## flow/run.sh

```bash
#!/bin/bash
# the make line also repeats each setting of config.mk as NAME=value (left out here)
make -C /OpenROAD-flow-scripts/flow DESIGN_CONFIG=/design/flow/config.mk WORK_HOME=/design/flow/orfs CLKGATE_MAP_FILE= finish
```

## flow/config.mk

```make
export PLATFORM = sky130hd
export DESIGN_NAME = top
export DESIGN_NICKNAME = top
export VERILOG_FILES = /design/flow/design.v
export SDC_FILE = /design/flow/constraint.sdc
export NUM_CORES = 4
export LEC_CHECK = 0
export ABC_AREA = 0
export CAP_MARGIN = 20
export CELL_PAD_IN_SITES_DETAIL_PLACEMENT = 1
export CORE_MARGIN = 6
export CORE_UTILIZATION = 70
export CTS_CLUSTER_DIAMETER = 182
export CTS_CLUSTER_SIZE = 44
export GPL_TIMING_DRIVEN = 0
export HOLD_SLACK_MARGIN = 0.15
export MAX_ROUTING_LAYER = met4
export MIN_ROUTING_LAYER = met2
export PLACE_DENSITY = 0.89
export SETUP_SLACK_MARGIN = 0.29
export SLEW_MARGIN = 35
export TNS_END_PERCENT = 40
```

## flow/constraint.sdc

```tcl
create_clock -name core_clock -period 10.0 [get_ports {clk}]
set_input_delay 2.0000 -clock core_clock [delete_from_list [all_inputs] [get_ports {clk}]]
set_output_delay 2.0000 -clock core_clock [all_outputs]
set_load 0.01 [all_outputs]
```

## flow/design.v

```verilog
`timescale 1ns / 1ps
module digits(
    input clk,
    input reset,
	input [2:0] state,
    input [5:0] seconds, minutes,
    input [4:0] hours,
    output reg [3:0] ones,
    output reg [3:0] tens,
    output reg [3:0] hundreds,
    output reg [3:0] thousands
    );
    always @(posedge clk or posedge reset)
    begin
        if (reset) begin
            ones <= 0;
            tens <= 0;
            hundreds <= 0;
            thousands <= 0;
        end 
        else begin
			if(state==0 || state==1 || state==4) begin
				ones <= minutes % 10;
				tens <= minutes / 10;
				hundreds <= hours % 10;
				thousands <= hours / 10;
			end
			else if(state==2 || state==3) begin
				ones <= seconds % 10;
				tens <= seconds / 10;
				hundreds <= minutes % 10;
				thousands <= minutes / 10;
			end
        end
    end
endmodule
`timescale 1ns / 1ps
module seven_seg(
    input clk_100MHz,
    input por,
    input reset,
    input [2:0] state,
    input start_stop,
    input inc,
    input tm_state,
	input sw_state,
	input alarm_state,
	input [31:0] scount,
    input [1:0] edit_place,
    input [3:0] ones,
    input [3:0] tens,
    input [3:0] hundreds,
    input [3:0] thousands,
    output reg [0:6] seg,       
    output reg [3:0] digit     
    );
    parameter ZERO  = 7'b000_0001;  
    parameter ONE   = 7'b100_1111;  
    parameter TWO   = 7'b001_0010;  
    parameter THREE = 7'b000_0110;  
    parameter FOUR  = 7'b100_1100;  
    parameter FIVE  = 7'b010_0100; 
    parameter SIX   = 7'b010_0000;  
    parameter SEVEN = 7'b000_1111;
    parameter EIGHT = 7'b000_0000;  
    parameter NINE  = 7'b000_0100;  
    reg [1:0] digit_select;      
    reg [16:0] digit_timer;      
     reg sclk;
     integer count;
     always @(posedge clk_100MHz) begin
          if(por) begin
              count<=0;
              sclk<=0;
          end
          else if(count==24) begin 
              count<=0;
              sclk<=~sclk;
          end 
          else count<=count+1;
     end
    always @(posedge clk_100MHz or posedge reset) begin
        if(reset) begin
            digit_select <= 0;
            digit_timer <= 0; 
        end
        else if(por) begin
            digit_select <= 0;
            digit_timer <= 0;
        end
        else                                         
            if(digit_timer == 3 ) begin 
                digit_timer <= 0;                    
                digit_select <=  digit_select + 1;
            end
            else
                digit_timer <=  digit_timer + 1;
    end
    always @(digit_select) begin
        case(digit_select) 
            2'b00 : digit = 4'b1110;  
            2'b01 : digit = 4'b1101;  
            2'b10 : digit = 4'b1011;  
            2'b11 : digit = 4'b0111;  
        endcase
    end
    always @* begin
        seg = 7'b111_1111;
        case(digit_select)
            2'b00 : begin 
						if(state==0 && alarm_state==1 && start_stop && scount>1) begin  
                            if(sclk==1'b0) begin
                                seg=7'b111_1111;
                            end
                            else begin
                                case(ones)
                                    4'b0000 : seg = ZERO;
                                    4'b0001 : seg = ONE;
                                    4'b0010 : seg = TWO;
                                    4'b0011 : seg = THREE;
                                    4'b0100 : seg = FOUR;
                                    4'b0101 : seg = FIVE;
                                    4'b0110 : seg = SIX;
                                    4'b0111 : seg = SEVEN;
                                    4'b1000 : seg = EIGHT;
                                    4'b1001 : seg = NINE;
                                endcase
                            end
                        end
						else if(state==0 && inc && scount>14) begin  
                            if(sclk==1'b0) begin
                                seg=7'b111_1111;
                            end
                            else begin
                                case(ones)
                                    4'b0000 : seg = ZERO;
                                    4'b0001 : seg = ONE;
                                    4'b0010 : seg = TWO;
                                    4'b0011 : seg = THREE;
                                    4'b0100 : seg = FOUR;
                                    4'b0101 : seg = FIVE;
                                    4'b0110 : seg = SIX;
                                    4'b0111 : seg = SEVEN;
                                    4'b1000 : seg = EIGHT;
                                    4'b1001 : seg = NINE;
                                endcase
                            end
                        end
                        else if(state==1  && edit_place==0) begin
                            if(sclk==1'b0) begin
                                seg=7'b111_1111;
                            end
                            else begin
                                case(ones)
                                    4'b0000 : seg = ZERO;
                                    4'b0001 : seg = ONE;
                                    4'b0010 : seg = TWO;
                                    4'b0011 : seg = THREE;
                                    4'b0100 : seg = FOUR;
                                    4'b0101 : seg = FIVE;
                                    4'b0110 : seg = SIX;
                                    4'b0111 : seg = SEVEN;
                                    4'b1000 : seg = EIGHT;
                                    4'b1001 : seg = NINE;
                                endcase
                            end
                        end
                        else if(state==1  && edit_place==2) begin
                            if(sclk==1'b0) begin
                                seg=7'b111_1111;
                            end
                            else begin
                                case(ones)
                                    4'b0000 : seg = ZERO;
                                    4'b0001 : seg = ONE;
                                    4'b0010 : seg = TWO;
                                    4'b0011 : seg = THREE;
                                    4'b0100 : seg = FOUR;
                                    4'b0101 : seg = FIVE;
                                    4'b0110 : seg = SIX;
                                    4'b0111 : seg = SEVEN;
                                    4'b1000 : seg = EIGHT;
                                    4'b1001 : seg = NINE;
                                endcase
                            end
                        end
                        else if(state==2 && tm_state==0 &&  edit_place==0) begin
                            if(sclk==1'b0) begin
                                seg=7'b111_1111;
                            end
                            else begin
                                case(ones)
                                    4'b0000 : seg = ZERO;
                                    4'b0001 : seg = ONE;
                                    4'b0010 : seg = TWO;
                                    4'b0011 : seg = THREE;
                                    4'b0100 : seg = FOUR;
                                    4'b0101 : seg = FIVE;
                                    4'b0110 : seg = SIX;
                                    4'b0111 : seg = SEVEN;
                                    4'b1000 : seg = EIGHT;
                                    4'b1001 : seg = NINE;
                                endcase
                            end
                        end
						else if(state==3 && sw_state==0) begin
                            if(sclk==1'b0) begin
                                seg=7'b111_1111;
                            end
                            else begin
                                case(ones)
                                    4'b0000 : seg = ZERO;
                                    4'b0001 : seg = ONE;
                                    4'b0010 : seg = TWO;
                                    4'b0011 : seg = THREE;
                                    4'b0100 : seg = FOUR;
                                    4'b0101 : seg = FIVE;
                                    4'b0110 : seg = SIX;
                                    4'b0111 : seg = SEVEN;
                                    4'b1000 : seg = EIGHT;
                                    4'b1001 : seg = NINE;
                                endcase
                            end
                        end
						else if(state==4 && alarm_state==0 &&  edit_place==0) begin
                            if(sclk==1'b0) begin
                                seg=7'b111_1111;
                            end
                            else begin
                                case(ones)
                                    4'b0000 : seg = ZERO;
                                    4'b0001 : seg = ONE;
                                    4'b0010 : seg = TWO;
                                    4'b0011 : seg = THREE;
                                    4'b0100 : seg = FOUR;
                                    4'b0101 : seg = FIVE;
                                    4'b0110 : seg = SIX;
                                    4'b0111 : seg = SEVEN;
                                    4'b1000 : seg = EIGHT;
                                    4'b1001 : seg = NINE;
                                endcase
                            end
                        end
                        else begin
                            case(ones)
                                4'b0000 : seg = ZERO;
                                4'b0001 : seg = ONE;
                                4'b0010 : seg = TWO;
                                4'b0011 : seg = THREE;
                                4'b0100 : seg = FOUR;
                                4'b0101 : seg = FIVE;
                                4'b0110 : seg = SIX;
                                4'b0111 : seg = SEVEN;
                                4'b1000 : seg = EIGHT;
                                4'b1001 : seg = NINE;
                            endcase
                        end
            end               
            2'b01 : begin      
						if(state==0 && alarm_state==1 && start_stop && scount>1) begin
                            if(sclk==1'b0) begin
                                seg=7'b111_1111;
                            end
                            else begin
                                case(tens)
                                    4'b0000 : seg = ZERO;
                                    4'b0001 : seg = ONE;
                                    4'b0010 : seg = TWO;
                                    4'b0011 : seg = THREE;
                                    4'b0100 : seg = FOUR;
                                    4'b0101 : seg = FIVE;
                                    4'b0110 : seg = SIX;
                                    4'b0111 : seg = SEVEN;
                                    4'b1000 : seg = EIGHT;
                                    4'b1001 : seg = NINE;
                                endcase
                            end
                        end
						else if(state==0 && inc && scount>14) begin  
                            if(sclk==1'b0) begin
                                seg=7'b111_1111;
                            end
                            else begin
                                case(tens)
                                    4'b0000 : seg = ZERO;
                                    4'b0001 : seg = ONE;
                                    4'b0010 : seg = TWO;
                                    4'b0011 : seg = THREE;
                                    4'b0100 : seg = FOUR;
                                    4'b0101 : seg = FIVE;
                                    4'b0110 : seg = SIX;
                                    4'b0111 : seg = SEVEN;
                                    4'b1000 : seg = EIGHT;
                                    4'b1001 : seg = NINE;
                                endcase
                            end
                        end
                        else if(state==1 && edit_place==0) begin
                            if(sclk==1'b0) begin
                                seg=7'b111_1111;
                            end
                            else begin
                                case(tens)
                                    4'b0000 : seg = ZERO;
                                    4'b0001 : seg = ONE;
                                    4'b0010 : seg = TWO;
                                    4'b0011 : seg = THREE;
                                    4'b0100 : seg = FOUR;
                                    4'b0101 : seg = FIVE;
                                    4'b0110 : seg = SIX;
                                    4'b0111 : seg = SEVEN;
                                    4'b1000 : seg = EIGHT;
                                    4'b1001 : seg = NINE;
                                endcase
                            end
                        end
                        else if(state==1  && edit_place==2) begin
                            if(sclk==1'b0) begin
                                seg=7'b111_1111;
                            end
                            else begin
                                case(tens)
                                    4'b0000 : seg = ZERO;
                                    4'b0001 : seg = ONE;
                                    4'b0010 : seg = TWO;
                                    4'b0011 : seg = THREE;
                                    4'b0100 : seg = FOUR;
                                    4'b0101 : seg = FIVE;
                                    4'b0110 : seg = SIX;
                                    4'b0111 : seg = SEVEN;
                                    4'b1000 : seg = EIGHT;
                                    4'b1001 : seg = NINE;
                                endcase
                            end
                        end
                        else if(state==2 && tm_state==0 && edit_place==0) begin
                            if(sclk==1'b0) begin
                                seg=7'b111_1111;
                            end
                            else begin
                                case(tens)
                                    4'b0000 : seg = ZERO;
                                    4'b0001 : seg = ONE;
                                    4'b0010 : seg = TWO;
                                    4'b0011 : seg = THREE;
                                    4'b0100 : seg = FOUR;
                                    4'b0101 : seg = FIVE;
                                    4'b0110 : seg = SIX;
                                    4'b0111 : seg = SEVEN;
                                    4'b1000 : seg = EIGHT;
                                    4'b1001 : seg = NINE;
                                endcase
                            end
                        end
						else if(state==3 && sw_state==0) begin
                            if(sclk==1'b0) begin
                                seg=7'b111_1111;
                            end
                            else begin
                                case(tens)
                                    4'b0000 : seg = ZERO;
                                    4'b0001 : seg = ONE;
                                    4'b0010 : seg = TWO;
                                    4'b0011 : seg = THREE;
                                    4'b0100 : seg = FOUR;
                                    4'b0101 : seg = FIVE;
                                    4'b0110 : seg = SIX;
                                    4'b0111 : seg = SEVEN;
                                    4'b1000 : seg = EIGHT;
                                    4'b1001 : seg = NINE;
                                endcase
                            end
                        end
						else if(state==4 && alarm_state==0 &&  edit_place==0) begin
                            if(sclk==1'b0) begin
                                seg=7'b111_1111;
                            end
                            else begin
                                case(tens)
                                    4'b0000 : seg = ZERO;
                                    4'b0001 : seg = ONE;
                                    4'b0010 : seg = TWO;
                                    4'b0011 : seg = THREE;
                                    4'b0100 : seg = FOUR;
                                    4'b0101 : seg = FIVE;
                                    4'b0110 : seg = SIX;
                                    4'b0111 : seg = SEVEN;
                                    4'b1000 : seg = EIGHT;
                                    4'b1001 : seg = NINE;
                                endcase
                            end
                        end
                        else begin
                            case(tens)
                                4'b0000 : seg = ZERO;
                                4'b0001 : seg = ONE;
                                4'b0010 : seg = TWO;
                                4'b0011 : seg = THREE;
                                4'b0100 : seg = FOUR;
                                4'b0101 : seg = FIVE;
                                4'b0110 : seg = SIX;
                                4'b0111 : seg = SEVEN;
                                4'b1000 : seg = EIGHT;
                                4'b1001 : seg = NINE;
                            endcase
                        end
                    end
            2'b10 : begin   
						if(state==0 && alarm_state==1 && start_stop && scount>1) begin  
                            if(sclk==1'b0) begin
                                seg=7'b111_1111;
                            end
                            else begin
                                case(hundreds)
                                    4'b0000 : seg = ZERO;
                                    4'b0001 : seg = ONE;
                                    4'b0010 : seg = TWO;
                                    4'b0011 : seg = THREE;
                                    4'b0100 : seg = FOUR;
                                    4'b0101 : seg = FIVE;
                                    4'b0110 : seg = SIX;
                                    4'b0111 : seg = SEVEN;
                                    4'b1000 : seg = EIGHT;
                                    4'b1001 : seg = NINE;
                                endcase
                            end
                        end
						else if(state==0 && inc && scount>14) begin  
                            if(sclk==1'b0) begin
                                seg=7'b111_1111;
                            end
                            else begin
                                case(hundreds)
                                    4'b0000 : seg = ZERO;
                                    4'b0001 : seg = ONE;
                                    4'b0010 : seg = TWO;
                                    4'b0011 : seg = THREE;
                                    4'b0100 : seg = FOUR;
                                    4'b0101 : seg = FIVE;
                                    4'b0110 : seg = SIX;
                                    4'b0111 : seg = SEVEN;
                                    4'b1000 : seg = EIGHT;
                                    4'b1001 : seg = NINE;
                                endcase
                            end
                        end
                        else if(state==1  && edit_place==1) begin
                            if(sclk==1'b0) begin
                                seg=7'b111_1111;
                            end
                            else begin
                                case(hundreds)
                                    4'b0000 : seg = ZERO;
                                    4'b0001 : seg = ONE;
                                    4'b0010 : seg = TWO;
                                    4'b0011 : seg = THREE;
                                    4'b0100 : seg = FOUR;
                                    4'b0101 : seg = FIVE;
                                    4'b0110 : seg = SIX;
                                    4'b0111 : seg = SEVEN;
                                    4'b1000 : seg = EIGHT;
                                    4'b1001 : seg = NINE;
                                endcase
                            end
                        end
                        else if(state==1  && edit_place==3) begin
                            if(sclk==1'b0) begin
                                seg=7'b111_1111;
                            end
                            else begin
                                case(hundreds)
                                    4'b0000 : seg = ZERO;
                                    4'b0001 : seg = ONE;
                                    4'b0010 : seg = TWO;
                                    4'b0011 : seg = THREE;
                                    4'b0100 : seg = FOUR;
                                    4'b0101 : seg = FIVE;
                                    4'b0110 : seg = SIX;
                                    4'b0111 : seg = SEVEN;
                                    4'b1000 : seg = EIGHT;
                                    4'b1001 : seg = NINE;
                                endcase
                            end
                        end
                        else if(state==2 && tm_state==0 && edit_place==1) begin
                            if(sclk==1'b0) begin
                                seg=7'b111_1111;
                            end
                            else begin
                                case(hundreds)
                                    4'b0000 : seg = ZERO;
                                    4'b0001 : seg = ONE;
                                    4'b0010 : seg = TWO;
                                    4'b0011 : seg = THREE;
                                    4'b0100 : seg = FOUR;
                                    4'b0101 : seg = FIVE;
                                    4'b0110 : seg = SIX;
                                    4'b0111 : seg = SEVEN;
                                    4'b1000 : seg = EIGHT;
                                    4'b1001 : seg = NINE;
                                endcase
                            end
                        end
						else if(state==3 && sw_state==0) begin
                            if(sclk==1'b0) begin
                                seg=7'b111_1111;
                            end
                            else begin
                                case(hundreds)
                                    4'b0000 : seg = ZERO;
                                    4'b0001 : seg = ONE;
                                    4'b0010 : seg = TWO;
                                    4'b0011 : seg = THREE;
                                    4'b0100 : seg = FOUR;
                                    4'b0101 : seg = FIVE;
                                    4'b0110 : seg = SIX;
                                    4'b0111 : seg = SEVEN;
                                    4'b1000 : seg = EIGHT;
                                    4'b1001 : seg = NINE;
                                endcase
                            end
                        end
						else if(state==4 && alarm_state==0 && edit_place==1) begin
                            if(sclk==1'b0) begin
                                seg=7'b111_1111;
                            end
                            else begin
                                case(hundreds)
                                    4'b0000 : seg = ZERO;
                                    4'b0001 : seg = ONE;
                                    4'b0010 : seg = TWO;
                                    4'b0011 : seg = THREE;
                                    4'b0100 : seg = FOUR;
                                    4'b0101 : seg = FIVE;
                                    4'b0110 : seg = SIX;
                                    4'b0111 : seg = SEVEN;
                                    4'b1000 : seg = EIGHT;
                                    4'b1001 : seg = NINE;
                                endcase
                            end
                        end
                        else begin
                            case(hundreds)
                                4'b0000 : seg = ZERO;
                                4'b0001 : seg = ONE;
                                4'b0010 : seg = TWO;
                                4'b0011 : seg = THREE;
                                4'b0100 : seg = FOUR;
                                4'b0101 : seg = FIVE;
                                4'b0110 : seg = SIX;
                                4'b0111 : seg = SEVEN;
                                4'b1000 : seg = EIGHT;
                                4'b1001 : seg = NINE;
                            endcase
                        end
                    end
            2'b11 : begin     
						if(state==0 && alarm_state==1 && start_stop && scount>1) begin  
                            if(sclk==1'b0) begin
                                seg=7'b111_1111;
                            end
                            else begin
                                case(thousands)
                                    4'b0000 : seg = ZERO;
                                    4'b0001 : seg = ONE;
                                    4'b0010 : seg = TWO;
                                    4'b0011 : seg = THREE;
                                    4'b0100 : seg = FOUR;
                                    4'b0101 : seg = FIVE;
                                    4'b0110 : seg = SIX;
                                    4'b0111 : seg = SEVEN;
                                    4'b1000 : seg = EIGHT;
                                    4'b1001 : seg = NINE;
                                endcase
                            end
                        end
						else if(state==0 && inc && scount>14) begin  
                            if(sclk==1'b0) begin
                                seg=7'b111_1111;
                            end
                            else begin
                                case(thousands)
                                    4'b0000 : seg = ZERO;
                                    4'b0001 : seg = ONE;
                                    4'b0010 : seg = TWO;
                                    4'b0011 : seg = THREE;
                                    4'b0100 : seg = FOUR;
                                    4'b0101 : seg = FIVE;
                                    4'b0110 : seg = SIX;
                                    4'b0111 : seg = SEVEN;
                                    4'b1000 : seg = EIGHT;
                                    4'b1001 : seg = NINE;
                                endcase
                            end
                        end
                        else if(state==1  && edit_place==1) begin
                            if(sclk==1'b0) begin
                                seg=7'b111_1111;
                            end
                            else begin
                                case(thousands)
                                    4'b0000 : seg = ZERO;
                                    4'b0001 : seg = ONE;
                                    4'b0010 : seg = TWO;
                                    4'b0011 : seg = THREE;
                                    4'b0100 : seg = FOUR;
                                    4'b0101 : seg = FIVE;
                                    4'b0110 : seg = SIX;
                                    4'b0111 : seg = SEVEN;
                                    4'b1000 : seg = EIGHT;
                                    4'b1001 : seg = NINE;
                                endcase
                            end
                        end
                        else if(state==1  && edit_place==3) begin
                            if(sclk==1'b0) begin
                                seg=7'b111_1111;
                            end
                            else begin
                                case(thousands)
                                    4'b0000 : seg = ZERO;
                                    4'b0001 : seg = ONE;
                                    4'b0010 : seg = TWO;
                                    4'b0011 : seg = THREE;
                                    4'b0100 : seg = FOUR;
                                    4'b0101 : seg = FIVE;
                                    4'b0110 : seg = SIX;
                                    4'b0111 : seg = SEVEN;
                                    4'b1000 : seg = EIGHT;
                                    4'b1001 : seg = NINE;
                                endcase
                            end
                        end
                        else if(state==2 && tm_state==0 && edit_place==1) begin
                            if(sclk==1'b0) begin
                                seg=7'b111_1111;
                            end
                            else begin
                                case(thousands)
                                    4'b0000 : seg = ZERO;
                                    4'b0001 : seg = ONE;
                                    4'b0010 : seg = TWO;
                                    4'b0011 : seg = THREE;
                                    4'b0100 : seg = FOUR;
                                    4'b0101 : seg = FIVE;
                                    4'b0110 : seg = SIX;
                                    4'b0111 : seg = SEVEN;
                                    4'b1000 : seg = EIGHT;
                                    4'b1001 : seg = NINE;
                                endcase
                            end
                        end
						else if(state==3 && sw_state==0) begin
                            if(sclk==1'b0) begin
                                seg=7'b111_1111;
                            end
                            else begin
                                case(thousands)
                                    4'b0000 : seg = ZERO;
                                    4'b0001 : seg = ONE;
                                    4'b0010 : seg = TWO;
                                    4'b0011 : seg = THREE;
                                    4'b0100 : seg = FOUR;
                                    4'b0101 : seg = FIVE;
                                    4'b0110 : seg = SIX;
                                    4'b0111 : seg = SEVEN;
                                    4'b1000 : seg = EIGHT;
                                    4'b1001 : seg = NINE;
                                endcase
                            end
                        end
						else if(state==4 && alarm_state==0 && edit_place==1) begin
                            if(sclk==1'b0) begin
                                seg=7'b111_1111;
                            end
                            else begin
                                case(thousands)
                                    4'b0000 : seg = ZERO;
                                    4'b0001 : seg = ONE;
                                    4'b0010 : seg = TWO;
                                    4'b0011 : seg = THREE;
                                    4'b0100 : seg = FOUR;
                                    4'b0101 : seg = FIVE;
                                    4'b0110 : seg = SIX;
                                    4'b0111 : seg = SEVEN;
                                    4'b1000 : seg = EIGHT;
                                    4'b1001 : seg = NINE;
                                endcase
                            end
                        end
                        else begin
                            case(thousands)
                                4'b0000 : seg = ZERO;
                                4'b0001 : seg = ONE;
                                4'b0010 : seg = TWO;
                                4'b0011 : seg = THREE;
                                4'b0100 : seg = FOUR;
                                4'b0101 : seg = FIVE;
                                4'b0110 : seg = SIX;
                                4'b0111 : seg = SEVEN;
                                4'b1000 : seg = EIGHT;
                                4'b1001 : seg = NINE;
                            endcase
                        end
                    end
        endcase
    end
endmodule
module top(input clk, por, reset, start_stop, mode, edit_shift, inc, output reg buzzer, output [0:6] seg,output [3:0] digit,output reg [4:0] mode_value);
reg [1:0] edit_place;
reg [5:0] seconds,minutes;
reg [4:0] hours;
reg [5:0] seconds_temp,minutes_temp;
reg [4:0] hours_temp;
reg [5:0] al_minutes;
reg [4:0] al_hours;
reg [4:0] day_temp;
reg [3:0] month_temp;
wire [3:0] ones,tens,hundreds,thousands;
parameter clock = 0;
parameter edit =1;
parameter timer =2; 
parameter stop_watch=3;
parameter alarm=4;
parameter tm_stop=0;
parameter tm_start=1;
parameter sw_stop=0;
parameter sw_start=1;
parameter alarm_off=0;
parameter alarm_on=1;
reg tm_state, tm_nstate;
reg sw_state, sw_nstate;
reg alarm_state, alarm_nstate;
reg [2:0] state, nstate;   
reg trigger;
reg sclk;
integer count;
reg[31:0] scount;
reg[31:0] a_count;
digits digits_1(clk,reset,state,seconds,minutes,hours,ones,tens,hundreds,thousands);
seven_seg seven_seg_1(clk,por,reset,state,start_stop,inc,tm_state,sw_state,alarm_state,scount,edit_place,ones,tens,hundreds,thousands,seg,digit);
 always @(posedge clk) begin
     if(por) begin
         count<=0;
         sclk<=0;
     end
     else if(count==49) begin 
         count<=0;
         sclk<=~sclk;
     end 
     else count<=count+1;
 end
 always @(posedge clk) begin
  if(por) begin
	seconds_temp<=0;
	minutes_temp<=0;
	hours_temp<=0;
	buzzer<=0;
	a_count<=0;
  end
  else begin
	if(state==edit) begin
		if(edit_place==0 || edit_place==1) begin
			if (reset==1 && scount==16) begin
				hours_temp<=hours;
				minutes_temp<=minutes;
				seconds_temp<=seconds;
			end
			else if (inc==1 && scount==16) begin
				hours_temp<=hours;
				minutes_temp<=minutes;
			end
		end
	end
	if(sclk==1'b1 && count==0) begin  
		seconds_temp<=seconds_temp + 1; 
		if(seconds_temp==59) begin 
			seconds_temp<=0;  
			minutes_temp<=minutes_temp + 1;
			if(minutes_temp==59) begin 
				minutes_temp<=0; 
				hours_temp<=hours_temp + 1; 
			   if(hours_temp==23) begin  
					hours_temp<=0; 
				end 
			end
		end     
	end
	if(hours_temp==al_hours && minutes_temp==al_minutes && alarm_state==alarm_on) begin
		if(seconds_temp==0)
			buzzer<=1;
		else if(start_stop && buzzer==1) begin
			if(a_count<15)
				a_count<=a_count + 1;
			else if(start_stop && a_count==15) begin
				buzzer<=0;
				a_count<=a_count + 1;
			end
			else
				a_count<=a_count + 1;		
		end
		else
			a_count<=0;
	end
	else begin
		a_count<=0;
		buzzer<=0;
	end
  end
 end
always @(posedge clk) begin
    if(por)
        mode_value<=5'b10000;
    else if(state==clock)
        mode_value<=5'b10000;
    else if(state==edit)
        mode_value<=5'b01000;
    else if(state==timer)
        mode_value<=5'b00100;
    else if(state==stop_watch)
        mode_value<=5'b00010;
	else if(state==alarm)
        mode_value<=5'b00001;
end
always@(posedge clk) begin
  if(por) begin
	day_temp<=1;
	month_temp<=1;
  end
  else begin
	if(state==edit) begin
		if(edit_place==2 || edit_place==3) begin
			if (reset==1 && scount==16) begin
				day_temp<=hours;
				month_temp<=minutes;
			end
			else if (inc==1 && scount==16) begin
				day_temp<=hours;
				month_temp<=minutes;
			end
		end
	end
	if(seconds_temp==59 && minutes_temp==59 && hours_temp==23 && sclk==1 && count==49) begin
		day_temp<=day_temp + 1;
		if(month_temp==2 && day_temp==28) begin
			day_temp<=1;
			month_temp<=month_temp + 1;
		end
		else if(day_temp== (30+(month_temp & 1)^(month_temp>7))) begin 
			day_temp<=1;
			month_temp<=month_temp + 1;
			if(month_temp==12) 
				month_temp<=1;
		end
	end
  end
end
always @(posedge(clk)) begin
  if(por) begin
	edit_place<=0;
	seconds<=0;
	minutes<=0;
	hours<=0;
	al_minutes<=0;
	al_hours<=0;
	tm_state<=tm_stop;
	tm_nstate<=tm_stop;
	sw_state<=sw_stop;
	sw_nstate<=sw_stop;
	alarm_state<=alarm_off;
	alarm_nstate<=alarm_off;
	state<=clock;
	nstate<=clock;
	trigger<=0;
	scount<=0;
  end
  else
	case(state)
	clock: begin
		if(mode) begin
            if(scount<15)  
                scount<=scount+1;
            else begin
                if(mode && scount==15) begin  
					nstate<=edit;
					trigger<=1; 
                    scount<=scount+1;
                end
                else begin
					nstate<=nstate;
                    scount<=scount+1;
                end
            end
        end
		else if(alarm_state==alarm_on && start_stop) begin
			if(scount<15)
					scount<=scount + 1;
				else begin
					hours<=al_hours;
					minutes<=al_minutes;
				end
		end
		else if(inc) begin 
			if(scount<15)
				scount<=scount + 1;
			else begin
				hours<=day_temp;
				minutes<=month_temp;
			end
		end
		else begin
		    scount<=0;
			state<=nstate;
			hours<=hours_temp;
			minutes<=minutes_temp;
			seconds<=seconds_temp;
			alarm_state<=alarm_nstate;
		end
	end
	edit: begin
		if(trigger) begin
			edit_place<=0;
			trigger<=0;
		end
		if(reset) begin 
			if(scount<15)  
				scount<=scount+1;
			else begin
				if(reset && scount==15) begin  
					if(edit_place==0 || edit_place==1) begin
						seconds<=0;
						minutes<=0;
						hours<=0;
					end
					else begin
						hours<=1;
						minutes<=1;
					end
					scount<=scount+1;
				end
				else begin
					scount<=scount+1;
				end
			end
		end
		else if(mode) begin
			if(scount<15)  
				scount<=scount+1;
			else begin
				if(mode && scount==15) begin  
					nstate<=timer;
					scount<=scount+1;
				end
				else begin
					nstate<=nstate;
					scount<=scount+1;
					trigger<=1;
				end
			end
		end
		else if(edit_shift) begin
			if(scount<15)  
				scount<=scount+1;
			else begin
				if(edit_shift && scount==15) begin  
					scount<=scount+1;
					if(edit_place<3)
						edit_place<=edit_place + 1;
					else
						edit_place<=0;
				end
				else begin
					scount<=scount+1;
					edit_place<=edit_place;
				end
			end
		end
		else if(inc) begin
			if(scount<15)  
				scount<=scount+1;
			else begin
				if(inc && scount==15) begin  
					if(edit_place==0) begin  
						if(minutes<59)
							minutes<=minutes+1;
						else
							minutes<=0;
					end
					else if(edit_place==1) begin  
						if(hours<23)
							hours<=hours+1;
						else
							hours<=0;
					end 
					else if(edit_place==2) begin  
						if(minutes<12)
							minutes<=minutes + 1;
						else
							minutes<=1;
					end
					else if(edit_place==3) begin  
						if(minutes==2) begin
							if(hours<28)
								hours<=hours + 1;
							else
								hours<=1;
						end
						else begin
							if(hours < (30+(month_temp & 1)^(month_temp>7)))
								hours<=hours + 1;
							else
								hours<=1;
						end
					end
					scount<=scount+1;
				end
				else begin
					scount<=scount+1;
				end
			end
		end
		else begin
			if(edit_place==0 || edit_place==1) begin
				if(minutes!=minutes_temp || hours!=hours_temp) begin
					minutes<=minutes_temp;
					hours<=hours_temp;
				end
			end
			else begin
				if(minutes!=month_temp || hours!=day_temp) begin
					minutes<=month_temp;
					hours<=day_temp;
				end
			end
			scount<=0;
			if (nstate==timer)
				trigger<=1;
			state<=nstate;
		end
	  end
	timer: begin
		if(trigger) begin
			edit_place<=0;
			minutes<=0;
			seconds<=0;
			trigger<=0;
		end
		case(tm_state)
			tm_stop: begin
				if(reset == 1'b1) begin 
					if(scount<15)  
						scount<=scount+1;
					else begin
						if(reset && scount==15) begin  
							seconds<=0;
							minutes<=0;
							scount<=scount+1;
						end
						else begin
							seconds<=seconds;
							minutes<=minutes;
							scount<=scount+1;
						end
					end
				end
				else if(mode) begin
					if(scount<15)  
						scount<=scount+1;
					else begin
						if(mode && scount==15) begin   
							nstate<=stop_watch;
							trigger<=1;
							scount<=scount+1;
						end
						else begin
							nstate<=nstate;
							scount<=scount+1;
						end
					end
				end
				else if(inc) begin
					if(scount<15)  
						scount<=scount+1;
					else begin
						if(inc && scount==15) begin  
							if(edit_place==1) begin
								if(minutes<60)
									minutes<=minutes+1;
								else
									minutes<=0;
							end 
							else begin
								if(seconds<59)
									seconds<=seconds+1;
								else
									seconds<=0;
							end
							scount<=scount+1;
						end
						else begin
							scount<=scount+1;
							minutes<=minutes;
							seconds<=seconds;
						end
					end
				end
				else if(edit_shift) begin
					if(scount<15)  
						scount<=scount+1;
					else begin
						if(edit_shift && scount==15) begin  
							scount<=scount+1;
							if(edit_place<1)
								edit_place<=edit_place + 1;
							else
								edit_place<=0;
						end
						else begin
							edit_place<=edit_place;
							scount<=scount+1;
						end
					end
				end
				else if(start_stop) begin
					if(scount<15)  
						scount<=scount+1;
					else begin
						if(start_stop && scount==15) begin  
							tm_nstate<=tm_start;
							scount<=scount+1;
						end
						else begin
							tm_nstate<=tm_nstate;
							scount<=scount+1;
						end
					end
				end
				else begin
					scount<=0;
					if (nstate==stop_watch)
						trigger<=1;
					state<=nstate;
					tm_state<=tm_nstate;
				end
			end
			tm_start: begin
				if(start_stop) begin
					if(scount<15)  
						scount<=scount+1;
					else begin
						if(start_stop && scount==15) begin  
							tm_nstate<=tm_stop;
							scount<=scount+1;
						end
						else begin
							tm_nstate<=tm_nstate;
							scount<=scount+1;
						end
					end
				end
				else begin
					scount<=0;
					tm_state<=tm_nstate;
					if(sclk==1'b1 && count==0 && tm_nstate==tm_start) begin  
						if(minutes>0) begin
							if(seconds>0) 
								seconds<=seconds-1;
							else begin
								minutes<=minutes-1;
								seconds<=6'd59;
							end
						end
						else begin
							if(seconds==0) begin
							    tm_nstate<=tm_stop;
								seconds<=seconds;
								minutes<=minutes;
							end
							else
								seconds<=seconds-1;
						end		
					end
				end
			end
			default: begin
				tm_state<=tm_stop;
				seconds<=seconds;
				minutes<=minutes;
			end
		endcase
		end
		stop_watch: begin
			if(trigger) begin
				edit_place<=0;
				minutes<=0;
				seconds<=0;
				trigger<=0;
			end
			case(sw_state)
			sw_stop: begin
				if(reset == 1'b1) begin 
					if(scount<15)  
						scount<=scount+1;
					else begin
						if(reset && scount==15) begin  
							seconds<=0;
							minutes<=0;
							scount<=scount+1;
						end
						else begin
							seconds<=seconds;
							minutes<=minutes;
							scount<=scount+1;
						end
					end
				end
				else if(mode) begin
					if(scount<15)  
						scount<=scount+1;
					else begin
						if(mode && scount==15) begin   
							nstate<=alarm;
							scount<=scount+1;
						end
						else begin
							nstate<=nstate;
							scount<=scount+1;
							trigger<=1;
						end
					end
				end
				else if(start_stop) begin
					if(scount<15)  
						scount<=scount+1;
					else begin
						if(start_stop && scount==15) begin  
							sw_nstate<=sw_start;
							scount<=scount+1;
						end
						else begin
							sw_nstate<=sw_nstate;
							scount<=scount+1;
						end
					end
				end
				else begin
					scount<=0;
					if (nstate==alarm)
						trigger<=1;
					state<=nstate;
					sw_state<=sw_nstate;
				end
			end
			sw_start: begin
				if(start_stop) begin
					if(scount<15)  
						scount<=scount+1;
					else begin
						if(start_stop && scount==15) begin  
							sw_nstate<=sw_stop;
							scount<=scount+1;
						end
						else begin
							sw_nstate<=sw_nstate;
							scount<=scount+1;
						end
					end
				end
				else begin
					scount<=0;
					sw_state<=sw_nstate;
					if(sclk==1'b1 && count==0 && sw_nstate==sw_start) begin  
						if(minutes<59) begin
							if(seconds<59) 
								seconds<=seconds+1;
							else begin
								minutes<=minutes+1;
								seconds<=6'd00;
							end
						end
						else begin
							if(seconds==6'd59) begin
							    sw_nstate<=sw_stop;
								seconds<=seconds;
								minutes<=minutes;
							end
							else
								seconds<=seconds+1;
						end		
					end
				end
			end
			default: begin
				sw_state<=sw_stop;
				seconds<=seconds;
				minutes<=minutes;
			end
			endcase
		end
		alarm: begin
			if(trigger) begin
				edit_place<=0;
				minutes<=al_minutes;
				hours  <=al_hours;
				trigger<=0;
			end
			case(alarm_state)
				alarm_off: begin
					if(mode) begin
						if(scount<15)  
							scount<=scount+1;
						else begin
							if(mode && scount==15) begin   
								nstate<=clock;
								scount<=scount+1;
							end
							else begin
								nstate<=nstate;
								scount<=scount+1;
							end
						end
					end
					else if(start_stop) begin
						if(scount<15)  
							scount<=scount+1;
						else begin
							if(start_stop && scount==15) begin  
								alarm_nstate<=alarm_on;
								scount<=scount+1;
							end
							else begin
								alarm_nstate<=alarm_nstate;
								scount<=scount+1;
							end
						end
					end
					else if(inc) begin
						if(scount<15)  
							scount<=scount+1;
						else begin
							if(inc && scount==15) begin  
								if(edit_place==1) begin
									if(hours<23)
										hours<=hours+1;
									else
										hours<=0;
								end 
								else if(edit_place==0) begin
									if(minutes<59)
										minutes<=minutes+1;
									else
										minutes<=0;
								end
								scount<=scount+1;
							end
							else begin
								scount<=scount+1;
							end
						end
					end
					else if(edit_shift) begin
						if(scount<15)  
							scount<=scount+1;
						else begin
							if(edit_shift && scount==15) begin  
								scount<=scount+1;
								if(edit_place<1)
									edit_place<=edit_place + 1;
								else
									edit_place<=0;
							end
							else begin
								edit_place<=edit_place;
								scount<=scount+1;
							end
						end
					end
					else begin
						scount<=0;
						al_minutes<=minutes;
						al_hours<=hours;
						state<=nstate;
						alarm_state<=alarm_nstate;
					end
				end
				alarm_on: begin
					if(mode) begin
						if(scount<15)  
							scount<=scount+1;
						else begin
							if(mode && scount==15) begin   
								nstate<=clock;
								scount<=scount+1;
							end
							else begin
								nstate<=nstate;
								scount<=scount+1;
							end
						end
					end
					else if(start_stop) begin
						if(scount<15)  
							scount<=scount+1;
						else begin
							if(start_stop && scount==15) begin  
								alarm_nstate<=alarm_off;
								scount<=scount+1;
							end
							else begin
								alarm_nstate<=alarm_nstate;
								scount<=scount+1;
							end
						end
					end
					else begin
						scount<=0;
						state<=nstate;
						alarm_state<=alarm_nstate;
					end
				end
			endcase
		end
		default: begin
			state<=clock;
			seconds<=seconds;
			minutes<=minutes;
			hours<=hours;
		end
	endcase
end
endmodule
```

==> README.md, run 1 <==
| Quantity | Value |
|---|---|
| IO buf count | 21 |
| Post-synth cell types | 93 |
| Area share of xor/xnor cells in the synthesized design | 7.17% |
| Simple-Gate Area Share | 30.0% |
| Flip-flops with a built-in enable | 0 |
| Biggest area consumer among synthesized cells | dfxtp_1 |
| Core outline area | 24300 um^2 |
| Portion of the post-synthesis area used by sequential elements | 28.4% |
| Cell with the most instances after synthesis | nor2_1 |
| Ys async rst share | 13.9% |
| Largest family of logic cells by area | simple AND/OR/NAND/NOR gates |
| FP Util | 71.3% |
| Area fraction in full adders, half adders and majority gates | 4.82% |
| Number of warnings reported in the yosys synthesis log | 3 |
| Global placer's final weighted congestion | 1.47 |
| Most common flop cell mapped by yosys | dfxtp_1 |
| Synth top area cells | dfxtp_1 24%, nor2_1 7.4%, a21oi_1 5.0%, dfrtp_1 4.8%, ha_1 4.8% |
| Instance tally after logic synthesis | 2360 |
| Seq cells post-synth | 238 |
| Die height | 169 um |
| Halt point of the flow | detailed placement |
| Number of standard-cell rows in the floorplan | 57 |
| Number of top-level pins | 24 |
| First reported error | [ERROR DPL-0033] detailed placement checks failed during check placement. |
| Area fraction in mux cells | 3.24% |
| Average instance area after synthesis | 7.35 um^2 |
| Width of the die | 169 um |
| Yosys chip area | 17300 um^2 |
| Syn nets | 2433 |
| Commonest cells in the synthesized netlist | 341 x nor2_1, 205 x dfxtp_1, 203 x nand2_1 |
| Dominant cell area share | 23.7% |
| Compound-Gate Fraction of Synth Area | 20.9% |
| Outcome | did not finish |
| Post-synthesis cell area | 17300 um^2 |
| Die footprint | 28700 um^2 |
| Total cells reported by yosys after synthesis | 2360 |
[through the flow]
step           worst slack [ns]  total power, mW  area [um^2]  hold WS, ns  cells
2_1_floorplan              4.14             1.17        17300        0.430   2360
3_3_place_gp               2.38             1.26        18000        0.441   2705
==> inputs of run 2 (changes only) <==
ABC_AREA = 1   (was 0)
CELL_PAD_IN_SITES_DETAIL_PLACEMENT = default   (was 1)
CORE_MARGIN = 2   (was 6)
CORE_UTILIZATION = 72   (was 70)
CTS_CLUSTER_DIAMETER = 29   (was 182)
CTS_CLUSTER_SIZE = 80   (was 44)
GPL_TIMING_DRIVEN = default   (was 0)
HOLD_SLACK_MARGIN = 0.29   (was 0.15)
MAX_ROUTING_LAYER = default   (was met4)
MIN_ROUTING_LAYER = default   (was met2)
PLACE_DENSITY = default   (was 0.89)
PLACE_DENSITY_LB_ADDON = 0.2   (was default)
SETUP_SLACK_MARGIN = 1.09   (was 0.29)
SLEW_MARGIN = 40   (was 35)
TNS_END_PERCENT = default   (was 40)
clock period = 4.23 ns   (was 10.0 ns; I/O delays follow)
==> README.md, run 2 <==
| Quantity | Value | Delta |
|---|---|---|
| Post-synth cell types | 62 | was 93 |
| Commonest cells in the synthesized netlist | 719 x nand2_1, 384 x inv_1, 297 x nor2_1 | was 341 x nor2_1, 205 x dfxtp_1, 203 x nand2_1 |
| Halt point of the flow | global routing | was detailed placement |
| Die height | 165 um | was 169 um |
| Post-synthesis cell area | 18600 um^2 | was 17300 um^2 |
| Area fraction in full adders, half adders and majority gates | 4.45% | was 4.82% |
| Dominant cell area share | 22.1% | was 23.7% |
| IO buf count | 23 | was 21 |
| Die footprint | 27100 um^2 | was 28700 um^2 |
| Largest family of logic cells by area | simple AND/OR/NAND/NOR gates | unchanged |
| Root buffer cell | clkbuf_16 |  |
| CTS H-Tree Depth | 2 |  |
| Number of instances in the placed design | 3308 |  |
| Flip-flops with a built-in enable | 0 | unchanged |
| Synth top area cells | dfxtp_1 22%, nand2_1 15%, inv_1 7.8%, o21ai_0 6.3%, nor2_1 6.0% | was dfxtp_1 24%, nor2_1 7.4%, a21oi_1 5.0%, dfrtp_1 4.8%, ha_1 4.8% |
| Sinks on Clock Net | 238 |  |
| First reported error | [ERROR GRT-0232] Routing congestion too high. Check the congestion heatmap in the GUI. | was [ERROR DPL-0033] detailed placement checks failed during check placement. |
| Biggest area consumer among synthesized cells | dfxtp_1 | unchanged |
| Seq cells post-synth | 238 | unchanged |
| Max clock buf depth | 3 |  |
| Core outline area | 25300 um^2 | was 24300 um^2 |
| Syn nets | 3093 | was 2433 |
| Area fraction in mux cells | 0% | was 3.24% |
| FP Util | 73.5% | was 71.3% |
| Number of standard-cell rows in the floorplan | 58 | was 57 |
| Dpl ws | 0.115 ns |  |
| Global placer's final weighted congestion | 1.07 | was 1.47 |
| Most common flop cell mapped by yosys | dfxtp_1 | unchanged |
| Yosys chip area | 18600 um^2 | was 17300 um^2 |
| Outcome | did not finish | unchanged |
| Simple-Gate Area Share | 35.3% | was 30.0% |
| Instance area at placement | 19100 um^2 |  |
| CTS Buf Count | 56 |  |
| Width of the die | 165 um | was 169 um |
| Average instance area after synthesis | 6.15 um^2 | was 7.35 um^2 |
| Ys async rst share | 13.9% | unchanged |
| Instance tally after logic synthesis | 3020 | was 2360 |
| Remaining global-route overflow | 371 |  |
| Detailed-placement wirelength estimate | 43700 um |  |
| Tot GR Track Use | 87.4% |  |
| Area share of xor/xnor cells in the synthesized design | 4.47% | was 7.17% |
| Portion of the post-synthesis area used by sequential elements | 26.6% | was 28.4% |
| Cell with the most instances after synthesis | nand2_1 | was nor2_1 |
| Compound-Gate Fraction of Synth Area | 18.6% | was 20.9% |
| Number of top-level pins | 24 | unchanged |
| Total cells reported by yosys after synthesis | 3020 | was 2360 |
| Number of warnings reported in the yosys synthesis log | 3 | unchanged |
==> run 2: stage by stage <==
step / hold WS (ns) / utilization (%)
floorplan: 0.430 / -
global placement: 0.440 / 75.4
detailed placement: 0.452 / 75.4
CTS: 0.482 / 86.7
==> run 2: repair_timing <==
action | in CTS
gates resized | 135
gates cloned | 2
hold buffers | 0
buffers inserted | 70
pin swaps | 19
setup endpoints to repair | 31
==> run 2: per-layer routing <==
metal,GRT overflow,GRT usage (%)
met5,5,51.5
met2,164,99.7
met3,22,76.2
met1,17,85.3
met4,163,92.1
==> inputs of run 3 (changes only) <==
HOLD_SLACK_MARGIN = default   (was 0.29)
clock period = 4.3 ns   (was 4.23 ns; I/O delays follow)
==> README.md, run 3 <==
| Quantity | Value | Delta |
|---|---|---|
| Die height | 165 um | unchanged |
| Critical path startpoint | scount[10] |  |
| Switching Fraction | 32.7% |  |
| Slowest Stage Delay on Critical Path | 0.38 ns |  |
| Number of standard-cell rows in the floorplan | 58 | unchanged |
| Biggest area consumer among synthesized cells | dfxtp_1 | unchanged |
| Post-synth cell types | 62 | unchanged |
| Setup violation total in the final timing report | 0 |  |
| Yosys chip area | 18600 um^2 | unchanged |
| Transition time at the pin with the least slew margin | 0.857 ns |  |
| Cell with the most instances after synthesis | nand2_1 | unchanged |
| WP buf/inv | 3 |  |
| Commonest cells in the synthesized netlist | 719 x nand2_1, 384 x inv_1, 297 x nor2_1 | unchanged |
| Number of failing hold endpoints at the final stage | 0 |  |
| Number of antenna violations at the first check in global routing | 0 |  |
| Reg2reg path depth | 19 |  |
| Core outline area | 25300 um^2 | unchanged |
| Area fraction in mux cells | 0% | unchanged |
| Power density over the cells | 389 nW/um^2 |  |
| Element type at the critical path start | flop |  |
| Tool Warnings | 72 |  |
| FP Util | 73.5% | unchanged |
| Combinational cell power | 1.68 mW |  |
| Sequential cell fraction of total power | 28.6% |  |
| Drc violations | 0 |  |
| Number of top-level pins | 24 | unchanged |
| Maximum number of pins on one net before global-route repair | 61 |  |
| Detailed-placement wirelength estimate | 44100 um | was 43700 um |
| Endpoint of the worst hold-timing path | seven_seg_1.count[0] |  |
| Crit path depth | 14 |  |
| Count of antenna-violating nets left after detailed routing | 0 |  |
| Detailed-router iteration count before antenna repair | 15 |  |
| Compound-Gate Fraction of Synth Area | 18.6% | unchanged |
| HP Start | seven_seg_1.count[0] |  |
| Met2 track demand over resource | 81.3% |  |
| Crit Reg-Reg Startpoint | hours[4] |  |
| Critical R2R Capture | digits_1.ones[1] |  |
| IO buf count | 23 | unchanged |
| Top contributor to total power | clock |  |
| Internal power | 5.65 mW |  |
| Ys async rst share | 13.9% | unchanged |
| DRT Wirelength | 74300 um |  |
| Worst setup path endpoint | seg[5] |  |
| Sinks on Clock Net | 238 | unchanged |
| Seq cells post-synth | 238 | unchanged |
| Area fraction in full adders, half adders and majority gates | 4.45% | unchanged |
| Number of warnings reported in the yosys synthesis log | 3 | unchanged |
| Simple-Gate Area Share | 35.3% | unchanged |
| GRT met1 Usage | 61.6% |  |
| Required time worst endpoint | 3.44 ns |  |
| WS Path Type | reg -> out |  |
| Final net count | 3144 |  |
| Post-synthesis cell area | 18600 um^2 | unchanged |
| Unrepaired setup endpoints after global routing | yes |  |
| Leakage | 9.48 nW |  |
| Final worst-path cycle share | 82.8% |  |
| Portion of the post-synthesis area used by sequential elements | 26.6% | unchanged |
| Rel. slew slack | 42.8% |  |
| Most common flop cell mapped by yosys | dfxtp_1 | unchanged |
| Most Crowded Layer GR | met2 |  |
| Sum of negative setup slack | 0 ns |  |
| Worst reg2reg setup slack | 0.97 ns |  |
| Width of the die | 165 um | unchanged |
| Worst hold path stage count | 1 |  |
| Routed WL per cell | 21.6 um |  |
| Root buffer cell | clkbuf_16 | unchanged |
| DRC violation total after the first TritonRoute iteration | 5187 |  |
| Comb pwr share | 20.1% |  |
| Peak supply drop | 0.000474 V |  |
| Via count of the first global-routing pass | 22100 |  |
| Total cells reported by yosys after synthesis | 3020 | unchanged |
| Largest family of logic cells by area | simple AND/OR/NAND/NOR gates | unchanged |
| Area growth from synthesis to layout | 16.1% |  |
| Clock group share of total power | 51.3% |  |
| Number of slew-limit violations in the final report | 0 |  |
| Dominant cell area share | 22.1% | unchanged |
| Clock insertion delay at the later pin of the skew report | 0.58 ns |  |
| Area share of xor/xnor cells in the synthesized design | 4.47% | unchanged |
| Routed via count | 23900 |  |
| Clk slew on worst S/H paths | 0.06 ns |  |
| Switching pwr | 2.75 mW |  |
| Power dissipated in the clock network | 4.31 mW |  |
| TritonCTS clock tree | yes |  |
| CTS Buf Count | 53 | was 56 |
| Total of max-cap violations | 0 |  |
| First-pass GRT wire length | 113000 um |  |
| Flip-flops with a built-in enable | 0 | unchanged |
| Maximum frequency from static timing analysis | 281 MHz |  |
| Final critical path time including I/O delays and setup | 3.56 ns |  |
| Die footprint | 27100 um^2 | unchanged |
| Critical path, cell by cell | inv_4, nand4_1, nor2_4, nand3_4, nor2_4, a21oi_2, nor2_2, nand4_1, buf_4, nand2_4, nand3_1, nand2_1, nand2_1, buf_2 |  |
| Class of the worst hold path | reg -> reg |  |
| Arrival time of the worst setup path | 2.70 ns |  |
| # diodes | 0 |  |
| Endpoint kind of the worst setup timing path | output port |  |
| Cell with the largest stage delay on the worst path | dfxtp_4 |  |
| Syn nets | 3093 | unchanged |
| Met3 global-route usage | 15.7% |  |
| Tot GR Track Use | 51.8% |  |
| Final setup skew | 0.0238 ns |  |
| Max clock buf depth | 3 | unchanged |
| Cell family contributing the most delay on the critical path | simple AND/OR/NAND/NOR gates |  |
| Critical path fanouts, max | 7 |  |
| Avg Vias per Cell | 6.95 |  |
| Remaining global-route overflow | 0 |  |
| Synth top area cells | dfxtp_1 22%, nand2_1 15%, inv_1 7.8%, o21ai_0 6.3%, nor2_1 6.0% | unchanged |
| Average instance area after synthesis | 6.15 um^2 | unchanged |
| Instance tally after logic synthesis | 3020 | unchanged |
| CTS H-Tree Depth | 2 | unchanged |
| Sequential group power | 2.40 mW |  |
| Overall power | 8.39 mW |  |
| Global placer's final weighted congestion | 1.07 | about the same |
| Outcome | finished clean | was did not finish |
run 3: cell type report:
type	instances	area (um^2)
clock buffer	62	1440
clock inverter	37	448
fill	1452	3700
inverter	408	1550
multi-input combinational	2273	11900
sequential	238	5000
tap	330	413
timing repair buffer	97	751
run 3: per-stage QoR:
| step | hold slack, ns | std cells | util (%) | instance area [um^2] | setup WS (ns) |
|---|---|---|---|---|---|
| 6_report | 0.483 | 3445 | 85.3 | 21500 | 0.740 |
| 5_1_grt | 0.504 | 3445 | 85.3 | 21500 | 0.639 |
| 4_1_cts | 0.481 | 3439 | 84.6 | 21400 | 0.843 |
| 3_5_place_dp | 0.455 | 3308 | 75.4 | 19100 | 0.188 |
| 3_3_place_gp | 0.440 | 3308 | 75.4 | 19100 | 0.213 |
| 2_1_floorplan | 0.430 | 3020 | - | 18600 | 1.20 |
run 3: layer usage:
metal  wire length (um)  share of wire (%)
met5                  0                  0
met4               6570                8.8
met3              11700                 16
met2              31400                 42
met1              24500                 33
run 3: timing repair:
| action | in CTS | in global routing |
|---|---|---|
| gates cloned | 2 | 0 |
| hold buffers | 0 | 0 |
| gates resized | 131 | 38 |
| setup buffers | 30 | 6 |
| setup endpoints to repair | 17 | 55 |
| pin swaps | 19 | 15 |
==> inputs of run 4 (changes only) <==
ABC_AREA = default   (was 1)
CAP_MARGIN = 40   (was 20)
CELL_PAD_IN_SITES_GLOBAL_PLACEMENT = 1   (was default)
CORE_ASPECT_RATIO = 0.52   (was default)
CORE_UTILIZATION = 61   (was 72)
CTS_CLUSTER_DIAMETER = default   (was 29)
CTS_CLUSTER_SIZE = default   (was 80)
GPL_ROUTABILITY_DRIVEN = 0   (was default)
MAX_ROUTING_LAYER = met4   (was default)
PLACE_DENSITY_LB_ADDON = 0.25   (was 0.2)
SETUP_SLACK_MARGIN = default   (was 1.09)
SLEW_MARGIN = 20   (was 40)
TNS_END_PERCENT = 80   (was default)
clock period = 4.77 ns   (was 4.3 ns; I/O delays follow)
==> README.md, run 4 <==
| Quantity | Value | Delta |
|---|---|---|
| Final worst-path cycle share | 97.5% | was 82.8% |
| Syn nets | 2433 | was 3093 |
| Detailed-router iteration count before antenna repair | 14 | was 15 |
| TritonCTS clock tree | yes | unchanged |
| Critical path startpoint | start_stop | was scount[10] |
| Instance tally after logic synthesis | 2360 | was 3020 |
| Area fraction in full adders, half adders and majority gates | 4.82% | was 4.45% |
| Transition time at the pin with the least slew margin | 0.911 ns | was 0.857 ns |
| Number of antenna violations at the first check in global routing | 2 | was 0 |
| Instance area at placement | 17900 um^2 | was 19100 um^2 |
| Sinks on Clock Net | 238 | unchanged |
| Rel. slew slack | 38.4% | was 42.8% |
| Cell with the largest stage delay on the worst path | clkdlybuf4s50_1 | was dfxtp_4 |
| DRC violation total after the first TritonRoute iteration | 3531 | was 5187 |
| Switching Fraction | 28.0% | was 32.7% |
| FP Util | 62.1% | was 73.5% |
| Reg2reg path depth | 16 | was 19 |
| Switching pwr | 1.33 mW | was 2.75 mW |
| Number of top-level pins | 24 | unchanged |
| Maximum number of pins on one net before global-route repair | 53 | was 61 |
| Avg Vias per Cell | 6.90 | was 6.95 |
| Endpoint of the worst hold-timing path | mode_value[4] | was seven_seg_1.count[0] |
| Combinational cell power | 0.590 mW | was 1.68 mW |
| Flip-flops with a built-in enable | 0 | unchanged |
| Element type at the critical path start | primary input | was flop |
| Leakage | 7.18 nW | was 9.48 nW |
| Remaining global-route overflow | 0 | unchanged |
| Number of post-CTS setup repair buffers | 0 | was 30 |
| Ys async rst share | 13.9% | unchanged |
| Clk slew on worst S/H paths | 0.06 ns | about the same |
| Seq cells post-synth | 238 | unchanged |
| WP buf/inv | 2 | was 3 |
| Post-synth cell types | 93 | was 62 |
| HP Start | mode_value[4] | was seven_seg_1.count[0] |
| Routed WL per cell | 22.1 um | was 21.6 um |
| Area share of xor/xnor cells in the synthesized design | 7.17% | was 4.47% |
| Fillers | 2412 | was 1452 |
| Biggest area consumer among synthesized cells | dfxtp_1 | unchanged |
| Synth top area cells | dfxtp_1 24%, nor2_1 7.4%, a21oi_1 5.0%, dfrtp_1 4.8%, ha_1 4.8% | was dfxtp_1 22%, nand2_1 15%, inv_1 7.8%, o21ai_0 6.3%, nor2_1 6.0% |
| Core outline area | 27900 um^2 | was 25300 um^2 |
| Yosys chip area | 17300 um^2 | was 18600 um^2 |
| Commonest cells in the synthesized netlist | 341 x nor2_1, 205 x dfxtp_1, 203 x nand2_1 | was 719 x nand2_1, 384 x inv_1, 297 x nor2_1 |
| Portion of the post-synthesis area used by sequential elements | 28.4% | was 26.6% |
| CTS Buf Count | 24 | was 53 |
| Tot GR Track Use | 40.2% | was 51.8% |
| Number of standard-cell rows in the floorplan | 44 | was 58 |
| Die height | 126 um | was 165 um |
| Critical path, cell by cell | clkdlybuf4s50_1, and2_1, o21ai_0, o21ai_1, a31oi_4, a21oi_4, nand3b_1, nor2_1, a41oi_1, clkdlybuf4s50_1 | was inv_4, nand4_1, nor2_4, nand3_4, nor2_4, a21oi_2, nor2_2, nand4_1, buf_4, nand2_4, nand3_1, nand2_1, nand2_1, buf_2 |
| Number of warnings reported in the yosys synthesis log | 3 | unchanged |
| Maximum frequency from static timing analysis | 215 MHz |  |
| Unrepaired setup endpoints after global routing | no | was yes |
| Root buffer cell | clkbuf_16 | unchanged |
| Met3 global-route usage | 21.0% | was 15.7% |
| Final critical path time including I/O delays and setup | 4.65 ns |  |
| Die footprint | 29900 um^2 | was 27100 um^2 |
| Power dissipated in the clock network | 2.10 mW | was 4.31 mW |
| WS Path Type | in -> out | was reg -> out |
| Clock group share of total power | 44.2% | was 51.3% |
| Comb pwr share | 12.4% | was 20.1% |
| Hold buffer count at cts | 0 | unchanged |
| Compound-Gate Fraction of Synth Area | 20.9% | was 18.6% |
| Number of failing hold endpoints at the final stage | 0 | unchanged |
| Count of antenna-violating nets left after detailed routing | 0 | unchanged |
| Clock insertion delay at the later pin of the skew report | 0.56 ns | was 0.58 ns |
| Power density over the cells | 252 nW/um^2 | was 389 nW/um^2 |
| Combinational gate area | 11500 um^2 | was 11900 um^2 |
| Sequential cell fraction of total power | 43.4% | was 28.6% |
| Routed via count | 18600 | was 23900 |
| Top contributor to total power | clock | unchanged |
| DRT Wirelength | 59700 um | was 74300 um |
| Worst setup path endpoint | seg[6] | was seg[5] |
| Post-synthesis cell area | 17300 um^2 | was 18600 um^2 |
| Peak supply drop | 0.000335 V | was 0.000474 V |
| Total of max-cap violations | 0 | unchanged |
| Min setup slack post-route | 0.118 ns | was 0.740 ns |
| Critical path fanouts, max | 9 | was 7 |
| Internal power | 3.42 mW | was 5.65 mW |
| Crit Reg-Reg Startpoint | state[2] | was hours[4] |
| Endpoint kind of the worst setup timing path | output port | unchanged |
| IO buf count | 23 | unchanged |
| Drc violations | 0 | unchanged |
| Final core utilization | 67.5% | was 85.3% |
| Cell family contributing the most delay on the critical path | buffers and inverters | was simple AND/OR/NAND/NOR gates |
| Average instance area after synthesis | 7.35 um^2 | was 6.15 um^2 |
| Number of slew-limit violations in the final report | 0 | unchanged |
| Final setup skew | 0.0239 ns | was 0.0238 ns |
| Final net count | 2391 | was 3144 |
| Area fraction in mux cells | 3.24% | was 0% |
| Cell repeated most along the worst path | clkdlybuf4s50_1 |  |
| Most Crowded Layer GR | met1 | was met2 |
| Dominant cell area share | 23.7% | was 22.1% |
| Setup violation total in the final timing report | 0 | unchanged |
| Tool Warnings | 69 | was 72 |
| Dpl ws | -0.0390 ns | was 0.188 ns |
| Class of the worst hold path | reg -> reg | unchanged |
| Outcome | finished clean | unchanged |
| Final std cell area, no fill | 18800 um^2 | was 21500 um^2 |
| Detailed-placement wirelength estimate | 44100 um | about the same |
| First-pass GRT wire length | 93200 um | was 113000 um |
| Most common flop cell mapped by yosys | dfxtp_1 | unchanged |
| Combined flip-flop and latch cell area | 4930 um^2 | was 5000 um^2 |
| Area growth from synthesis to layout | 8.69% | was 16.1% |
| Critical R2R Capture | digits_1.hundreds[2] | was digits_1.ones[1] |
| Met2 track demand over resource | 47.0% | was 81.3% |
| Via count of the first global-routing pass | 16400 | was 22100 |
| Total cells reported by yosys after synthesis | 2360 | was 3020 |
| Largest family of logic cells by area | simple AND/OR/NAND/NOR gates | unchanged |
| Width of the die | 238 um | was 165 um |
| Worst hold path stage count | 1 | unchanged |
| GRT met1 Usage | 58.8% | was 61.6% |
| Required time worst endpoint | 3.82 ns | was 3.44 ns |
| Cell with the most instances after synthesis | nor2_1 | was nand2_1 |
| Crit path depth | 10 | was 14 |
| CTS H-Tree Depth | 1 | was 2 |
| Arrival time of the worst setup path | 3.70 ns | was 2.70 ns |
| Simple-Gate Area Share | 30.0% | was 35.3% |
| Overall power | 4.74 mW | was 8.39 mW |
| Worst reg2reg setup slack | 0.65 ns | was 0.97 ns |
| Slowest Stage Delay on Critical Path | 0.60 ns | was 0.38 ns |
| Max clock buf depth | 3 | unchanged |
| Sequential group power | 2.06 mW | was 2.40 mW |
==> run 4: timing repair <==
action	in CTS	in global routing
pin swaps	0	1
hold endpoints to repair	0	0
endpoints found under the setup margin	7	7
resized	2	8
==> run 4: cell type report <==
type                            count  area share [%]
Multi-Input combinational cell   1878            61.2
Clock buffer                       31            3.71
Sequential cell                   238            26.2
Inverter                           81            1.61
Tap cell                          368            2.44
Clock inverter                      9           0.710
Timing Repair Buffer               95            4.16
Antenna cell                        3          0.0398
==> run 4: through the flow <==
step           setup TNS (ns)  cells  hold WS [ns]
2_1_floorplan               0   2360         0.430
3_3_place_gp                0   2652         0.453
3_5_place_dp          -0.0519   2657         0.453
4_1_cts                     0   2697         0.469
5_1_grt                     0   2702         0.481
6_report                    0   2703         0.464
==> run 4: metal layers <==
metal | routed length [um] | share of wire (%) | vias up
met4 | 1540 | 2.6 | 0
met1 | 26400 | 44 | 8660
li1 | - | - | 8430
met5 | 0 | 0 | -
met2 | 20900 | 35 | 1343
met3 | 10800 | 18 | 211
==> inputs of run 5 (changes only) <==
CAP_MARGIN = 20   (was 40)
CELL_PAD_IN_SITES_GLOBAL_PLACEMENT = default   (was 1)
CORE_ASPECT_RATIO = default   (was 0.52)
CORE_UTILIZATION = 64   (was 61)
GPL_ROUTABILITY_DRIVEN = default   (was 0)
HOLD_SLACK_MARGIN = -0.09   (was default)
MAX_ROUTING_LAYER = default   (was met4)
PLACE_DENSITY_LB_ADDON = default   (was 0.25)
SETUP_SLACK_MARGIN = -0.42   (was default)
TNS_END_PERCENT = 5   (was 80)
clock period = 7.0 ns   (was 4.77 ns; I/O delays follow)
==> README.md, run 5 <==
| Quantity | Value | Delta |
|---|---|---|
| Max clock buf depth | 3 | unchanged |
| Detailed-router iteration count before antenna repair | 6 | was 14 |
| Flip-flops with a built-in enable | 0 | unchanged |
| Worst setup path endpoint | seg[0] | was seg[6] |
| Cell family contributing the most delay on the critical path | buffers and inverters | unchanged |
| CTS Buf Count | 27 | was 24 |
| Portion of the post-synthesis area used by sequential elements | 28.4% | unchanged |
| Leakage | 6.95 nW | was 7.18 nW |
| Clk slew on worst S/H paths | 0.06 ns | about the same |
| Routed via count | 17900 | was 18600 |
| WP buf/inv | 4 | was 2 |
| Peak supply drop | 0.000211 V | was 0.000335 V |
| DRT Wirelength | 54400 um | was 59700 um |
| Overall power | 3.16 mW | was 4.74 mW |
| Element type at the critical path start | primary input | unchanged |
| Final net count | 2347 | was 2391 |
| HP Start | seven_seg_1.count[0] | was mode_value[4] |
| Endpoint of the worst hold-timing path | seven_seg_1.count[0] | was mode_value[4] |
| Worst reg2reg setup slack | 2.16 ns | was 0.65 ns |
| Critical R2R Capture | digits_1.ones[2] | was digits_1.hundreds[2] |
| Sinks on Clock Net | 238 | unchanged |
| Via count of the first global-routing pass | 16600 | was 16400 |
| Critical path, cell by cell | clkdlybuf4s50_1, buf_4, nand2_1, buf_4, nand2b_1, a31oi_1, a21oi_1, o21ai_0, a41oi_1, clkdlybuf4s50_1 | was clkdlybuf4s50_1, and2_1, o21ai_0, o21ai_1, a31oi_4, a21oi_4, nand3b_1, nor2_1, a41oi_1, clkdlybuf4s50_1 |
| Unrepaired setup endpoints after global routing | no | unchanged |
| Die footprint | 28400 um^2 | was 29900 um^2 |
| Number of post-CTS setup repair buffers | 0 | unchanged |
| Instance tally after logic synthesis | 2360 | unchanged |
| Total of max-cap violations | 0 | unchanged |
| Critical path startpoint | start_stop | unchanged |
| Sequential cell fraction of total power | 44.5% | was 43.4% |
| Cell with the most instances after synthesis | nor2_1 | unchanged |
| Cell with the largest stage delay on the worst path | a21oi_1 | was clkdlybuf4s50_1 |
| Switching Fraction | 26.9% | was 28.0% |
| Reg2reg path depth | 14 | was 16 |
| Number of warnings reported in the yosys synthesis log | 3 | unchanged |
| Switching pwr | 0.850 mW | was 1.33 mW |
| Number of failing hold endpoints at the final stage | 0 | unchanged |
| Compound-Gate Fraction of Synth Area | 20.9% | unchanged |
| Avg Vias per Cell | 6.80 | was 6.90 |
| Core outline area | 26800 um^2 | was 27900 um^2 |
| Number of top-level pins | 24 | unchanged |
| FP Util | 64.7% | was 62.1% |
| Area fraction in full adders, half adders and majority gates | 4.82% | unchanged |
| Power dissipated in the clock network | 1.38 mW | was 2.10 mW |
| Crit Reg-Reg Startpoint | state[1] | was state[2] |
| Yosys chip area | 17300 um^2 | unchanged |
| Tot GR Track Use | 37.3% | was 40.2% |
| Outcome | finished clean | unchanged |
| Setup violation total in the final timing report | 0 | unchanged |
| Maximum number of pins on one net before global-route repair | 73 | was 53 |
| Remaining global-route overflow | 0 | unchanged |
| Instance area at placement | 17500 um^2 | was 17900 um^2 |
| Largest family of logic cells by area | simple AND/OR/NAND/NOR gates | unchanged |
| Hold buffer count at cts | 0 | unchanged |
| Internal power | 2.31 mW | was 3.42 mW |
| Final critical path time including I/O delays and setup | 6.12 ns |  |
| Worst hold path stage count | 1 | unchanged |
| Number of slew-limit violations in the final report | 0 | unchanged |
| Power density over the cells | 171 nW/um^2 | was 252 nW/um^2 |
| Biggest area consumer among synthesized cells | dfxtp_1 | unchanged |
| Area share of xor/xnor cells in the synthesized design | 7.17% | unchanged |
| Maximum frequency from static timing analysis | 163 MHz |  |
| Hold slack | 0.459 ns | was 0.464 ns |
| Top contributor to total power | registers | was clock |
| Dominant cell area share | 23.7% | unchanged |
| Global placer's final weighted congestion | 1.02 |  |
| Combinational cell power | 0.372 mW | was 0.590 mW |
| Number of standard-cell rows in the floorplan | 60 | was 44 |
| Fillers | 2277 | was 2412 |
| Total cells reported by yosys after synthesis | 2360 | unchanged |
| Sum of negative setup slack | 0 ns | unchanged |
| Min setup slack post-route | 0.880 ns | was 0.118 ns |
| DRC violation total after the first TritonRoute iteration | 2322 | was 3531 |
| Crit path depth | 10 | unchanged |
| Syn nets | 2433 | unchanged |
| Required time worst endpoint | 5.60 ns | was 3.82 ns |
| Synth top area cells | dfxtp_1 24%, nor2_1 7.4%, a21oi_1 5.0%, dfrtp_1 4.8%, ha_1 4.8% | unchanged |
| Detailed-placement wirelength estimate | 38600 um | was 44100 um |
| Ys async rst share | 13.9% | unchanged |
| Arrival time of the worst setup path | 4.72 ns | was 3.70 ns |
| Drc violations | 0 | unchanged |
| TritonCTS clock tree | yes | unchanged |
| Clock insertion delay at the later pin of the skew report | 0.54 ns | was 0.56 ns |
| Post-synthesis cell area | 17300 um^2 | unchanged |
| Final std cell area, no fill | 18400 um^2 | was 18800 um^2 |
| Rel. slew slack | 27.2% | was 38.4% |
| First-pass GRT wire length | 87000 um | was 93200 um |
| Comb pwr share | 11.8% | was 12.4% |
| Number of antenna violations at the first check in global routing | 0 | was 2 |
| Sequential group power | 1.41 mW | was 2.06 mW |
| CTS H-Tree Depth | 1 | unchanged |
| Area fraction in mux cells | 3.24% | unchanged |
| Seq cells post-synth | 238 | unchanged |
| Die height | 169 um | was 126 um |
| Endpoint kind of the worst setup timing path | output port | unchanged |
| Clock group share of total power | 43.7% | was 44.2% |
| Dpl ws | 0.995 ns | was -0.0390 ns |
| Post-cts repair resize count | 0 | was 2 |
| Post-synth cell types | 93 | unchanged |
| Critical path fanouts, max | 25 | was 9 |
| Root buffer cell | clkbuf_16 | unchanged |
| Transition time at the pin with the least slew margin | 1.08 ns | was 0.911 ns |
run 5: final cells by class:
| class | count | area [um^2] | share of cell area [%] |
|---|---|---|---|
| Tap cell | 341 | 427 | 2.32 |
| Inverter | 81 | 304 | 1.65 |
| Sequential cell | 238 | 4930 | 26.8 |
| Multi-Input combinational cell | 1878 | 11500 | 62.4 |
| Clock inverter | 9 | 87.6 | 0.476 |
| Clock buffer | 38 | 768 | 4.17 |
| Timing Repair Buffer | 48 | 415 | 2.26 |
run 5: metrics by stage:
step / utilization (%) / cells
floorplan: - / 2360
global placement: 65.4 / 2586
detailed placement: 65.4 / 2586
CTS: 68.6 / 2633
global route: 68.7 / 2633
finish: 68.7 / 2633
run 5: routing by layer:
metal  up-vias  GRT usage, %  wire, um
met1      8404          49.3     22400
li1       8340             -         -
met3       201          7.55      5420
met5         -         0.870        33
met2       967          59.2     23800
met4         2          16.6      2740
Power is estimated from default activity; no workload was simulated.
